==> 02-04: inputs <==
==> flow/design.v (excerpt) <==
module lpc10_speech_synthetizer (
  input  wire              clk,         
  input  wire              reset,       
  input  wire              StartSpeak,
  input  wire              RomData,
  output wire [11:0]       RomAdr,
  output reg  signed [9:0] SampleData,
  output reg               Speaking
);
Settings: LEC_CHECK=0, ABC_AREA=0, CAP_MARGIN=5, CELL_PAD_IN_SITES_GLOBAL_PLACEMENT=2, CORE_ASPECT_RATIO=0.74, CORE_MARGIN=5, CORE_UTILIZATION=49, GPL_TIMING_DRIVEN=1, MAX_ROUTING_LAYER=met5, MIN_ROUTING_LAYER=met1, PLACE_DENSITY_LB_ADDON=0.0, SLEW_MARGIN=35; clock period 25.0 ns.
run.sh (not shown) runs the stock make flow with config.mk's settings and CLKGATE_MAP_FILE=.
==> inputs of 06-24, as changes to 02-04 <==
Settings changed: ABC_AREA 0 to unset, CAP_MARGIN 5 to 20, CELL_PAD_IN_SITES_GLOBAL_PLACEMENT 2 to unset, CORE_ASPECT_RATIO 0.74 to unset, CORE_MARGIN 5 to 2, CORE_UTILIZATION 49 to 72, CTS_CLUSTER_SIZE set to 82, GPL_TIMING_DRIVEN 1 to unset, MAX_ROUTING_LAYER met5 to unset, MIN_ROUTING_LAYER met1 to unset, SETUP_SLACK_MARGIN set to 3.65, SLEW_MARGIN 35 to 20, TNS_END_PERCENT set to 40.
==> flow/constraint.sdc (replaced) <==
create_clock -name core_clock -period 12.7 [get_ports {clk}]
set_input_delay 2.5400 -clock core_clock [delete_from_list [all_inputs] [get_ports {clk}]]
set_output_delay 2.5400 -clock core_clock [all_outputs]
set_load 0.01 [all_outputs]
==> inputs of 09-27, as changes to 02-04 <==
Settings changed: ABC_AREA 0 to 1, CAP_MARGIN 5 to 20, CELL_PAD_IN_SITES_GLOBAL_PLACEMENT 2 to unset, CORE_ASPECT_RATIO 0.74 to unset, CORE_MARGIN 5 to 2, CORE_UTILIZATION 49 to 65, CTS_CLUSTER_DIAMETER set to 295, GPL_TIMING_DRIVEN 1 to unset, HOLD_SLACK_MARGIN set to -0.08, MAX_ROUTING_LAYER met5 to unset, MIN_ROUTING_LAYER met1 to unset, PLACE_DENSITY_LB_ADDON 0.0 to unset, SETUP_SLACK_MARGIN set to -0.24, SLEW_MARGIN 35 to 20.
==> flow/constraint.sdc (replaced) <==
create_clock -name core_clock -period 19.0 [get_ports {clk}]
set_input_delay 3.8000 -clock core_clock [delete_from_list [all_inputs] [get_ports {clk}]]
set_output_delay 3.8000 -clock core_clock [all_outputs]
set_load 0.01 [all_outputs]
==> summary.txt <==
run metrics: outcome finished clean, worst setup skew after layout 0.0555 ns, filler instances 4849, Yosys chip area 0.0365 mm2, global-route wire length before repair 146 mm, Power Internal 1.85 mW, Post-Synthesis Cell Area 0.0365 mm2, worst setup path endpoint X5C[8]
Source of the figures above: 09-27

==> summary.txt <==
run metrics: Yosys chip area 0.0356 mm2, count of distinct cell types in the synthesized netlist 93, Post-Synthesis Cell Area 0.0356 mm2, Layout Cells excl Fill 5276, filler instances 2804, worst setup skew after layout 0.0350 ns, final worst setup slack -2.81 ns, Setup-failing EPs final 90, layout violations setup timing, outcome failed layout checks, worst setup path endpoint X8C[8]
Source of the figures above: 06-24

==> summary.txt <==
run metrics: Yosys chip area 0.0356 mm2, worst setup skew after layout 0.0403 ns, worst setup path endpoint X9C[8], outcome finished clean, Power Internal 1.40 mW, filler instances 6976, global-route wire length before repair 158 mm
Source of the figures above: 02-04


==> inputs of 05-07 <==
lpc10_speech_synthetizer again, from the RTL that the note above started with.
Settings: LEC_CHECK=0, ABC_AREA=1, CAP_MARGIN=20, CORE_MARGIN=2, CORE_UTILIZATION=63, SLEW_MARGIN=20; clock period 10.4 ns.
==> 07-09: changes against 05-07 <==
--- a/flow/config.mk
+++ b/flow/config.mk
@@ -10,3 +10,4 @@
 export CORE_MARGIN = 2
-export CORE_UTILIZATION = 63
+export CORE_UTILIZATION = 71
+export CTS_CLUSTER_SIZE = 75
 export SLEW_MARGIN = 20
==> flow/constraint.sdc (replaced) <==
create_clock -name core_clock -period 20.4 [get_ports {clk}]
set_input_delay 4.0800 -clock core_clock [delete_from_list [all_inputs] [get_ports {clk}]]
set_output_delay 4.0800 -clock core_clock [all_outputs]
set_load 0.01 [all_outputs]
==> flow_summary.rst <==
Metrics
=======

.. list-table::
   :header-rows: 1

   * - Metric
     - Value
   * - Status
     - complete, no violations
   * - Flop share of the area
     - 27.96%
   * - Critical path depth
     - 70
   * - Seq pwr
     - 1.07 mW
   * - Actual slew at the worst max-slew pin
     - 1.130 ns
   * - Pin count of the biggest net entering global routing
     - 100
   * - Die Height
     - 230.6 µm
   * - Final setup violation count
     - 0
   * - Multi-input combinational cell count
     - 3259
The numbers above come from 07-09.

==> flow_summary.rst <==
Metrics
=======

.. list-table::
   :header-rows: 1

   * - Metric
     - Value
   * - Multi-input combinational cell count
     - 3260
   * - Final setup violation count
     - 90
   * - Critical path depth
     - 76
   * - Post-layout worst setup margin
     - -3.801 ns
   * - Layout check failures
     - negative setup slack
   * - Seq pwr
     - 2.09 mW
   * - Status
     - complete, but fails checks
The numbers above come from 05-07.


==> 04-04: inputs <==
lpc10_speech_synthetizer again, from the RTL that the note above started with.
make LEC_CHECK=0 ABC_AREA=1 CAP_MARGIN=20 CORE_ASPECT_RATIO=1.19 CORE_MARGIN=2 CORE_UTILIZATION=72 CTS_CLUSTER_DIAMETER=294 CTS_CLUSTER_SIZE=74 GPL_ROUTABILITY_DRIVEN=0 MAX_ROUTING_LAYER=met4 PLACE_DENSITY_LB_ADDON=0.03 SLEW_MARGIN=20 TNS_END_PERCENT=65 finish   # period 12.7 ns
==> 04-12: changes against 04-04 <==
ABC_AREA = unset   (was 1)
CORE_ASPECT_RATIO = unset   (was 1.19)
CORE_UTILIZATION = 71   (was 72)
CTS_CLUSTER_DIAMETER = unset   (was 294)
CTS_CLUSTER_SIZE = unset   (was 74)
GPL_ROUTABILITY_DRIVEN = unset   (was 0)
MAX_ROUTING_LAYER = unset   (was met4)
PLACE_DENSITY_LB_ADDON = unset   (was 0.03)
SETUP_SLACK_MARGIN = -0.34   (was unset)
TNS_END_PERCENT = unset   (was 65)
==> flow/constraint.sdc (replaced) <==
create_clock -name core_clock -period 19.2 [get_ports {clk}]
set_input_delay 3.8400 -clock core_clock [delete_from_list [all_inputs] [get_ports {clk}]]
set_output_delay 3.8400 -clock core_clock [all_outputs]
set_load 0.01 [all_outputs]
==> 01-08: changes against 04-04 <==
CORE_ASPECT_RATIO = unset   (was 1.19)
CTS_CLUSTER_DIAMETER = unset   (was 294)
CTS_CLUSTER_SIZE = unset   (was 74)
GPL_ROUTABILITY_DRIVEN = unset   (was 0)
MAX_ROUTING_LAYER = unset   (was met4)
PLACE_DENSITY_LB_ADDON = unset   (was 0.03)
TNS_END_PERCENT = 5   (was 65)
==> flow/constraint.sdc (replaced) <==
create_clock -name core_clock -period 14.4 [get_ports {clk}]
set_input_delay 2.8800 -clock core_clock [delete_from_list [all_inputs] [get_ports {clk}]]
set_output_delay 2.8800 -clock core_clock [all_outputs]
set_load 0.01 [all_outputs]
==> 07-28: changes against 04-04 <==
ABC_AREA = unset   (was 1)
CORE_ASPECT_RATIO = unset   (was 1.19)
CORE_MARGIN = 8   (was 2)
CORE_UTILIZATION = 50   (was 72)
CTS_CLUSTER_DIAMETER = unset   (was 294)
CTS_CLUSTER_SIZE = 58   (was 74)
MAX_ROUTING_LAYER = met5   (was met4)
PLACE_DENSITY_LB_ADDON = 0.16   (was 0.03)
SETUP_SLACK_MARGIN = -1.79   (was unset)
SLEW_MARGIN = 25   (was 20)
TNS_END_PERCENT = unset   (was 65)
==> flow/constraint.sdc (replaced) <==
create_clock -name core_clock -period 23.6 [get_ports {clk}]
set_input_delay 4.7200 -clock core_clock [delete_from_list [all_inputs] [get_ports {clk}]]
set_output_delay 4.7200 -clock core_clock [all_outputs]
set_load 0.01 [all_outputs]
==> qor summary <==
                                                                         07-28                  04-12                       01-08                     04-04
Result of the run                                     timing/DRC/antenna clean  timing/DRC/antenna clean  complete, but fails checks    stopped before the end
Stage where the flow stopped                                                 -                      -                           -  global routing (5_1_grt)
Reasons for failing layout checks                                            -                      -                setup timing                         -
Clock-cell share of area                                                 5.43%                  4.84%                       4.71%                         -
Finished layout cell area                                         38,500 sq um           37,800 sq um                42,800 sq um                         -
Most numerous cell on the critical path                  sky130_fd_sc_hd__fa_1  sky130_fd_sc_hd__fa_1      sky130_fd_sc_hd__inv_1                         -
Logic depth of the worst register-to-register path                          61                     60                          76                         -
Detail-routed via count per cell                                          5.52                   5.96                        5.87                         -
Placed cells                                                             5,074                  4,796                       5,723                     5,791
Chip area line of the yosys report                                35,600 sq um           35,600 sq um                36,500 sq um              36,500 sq um
Combinational cell power                                               37.2 uW                44.7 uW                      142 uW                         -
Buffer and inverter count on the worst path                                  7                      7                          20                         -
Path type of the worst setup path                                      reg2reg                reg2reg                     reg2reg                         -
Worst Hold Depth                                                             2                      2                           2                         -
Multiplexer area fraction after synthesis                                1.96%                  1.96%                     0.0549%                   0.0549%
Met3 wire length                                                       4.47 mm                5.24 mm                     9.48 mm                         -
TritonCTS buffer count                                                      58                     54                          54                        11
Power consumption                                                      1.93 mW                2.25 mW                     3.25 mW                         -
Largest area class, layout                                 combinational gates    combinational gates         combinational gates                         -
Shortest period the worst path allows                                 18.24 ns               18.53 ns                    14.87 ns                         -
Final max-slew violation count                                               0                      0                           0                         -
Routed metal-1 wire length                                             41.8 mm                36.9 mm                     39.3 mm                         -
Maximum fanout along the worst path                                         19                     19                           9                         -
Non-filler instance count after layout                                   5,180                  4,896                       5,889                         -
Number of iterations in the first detailed-routing pass                      5                      6                           7                         -
CP peak stage delay                                                    0.76 ns                0.76 ns                     0.58 ns                         -
No activity file was given, so power comes from the tool's default toggle rates.
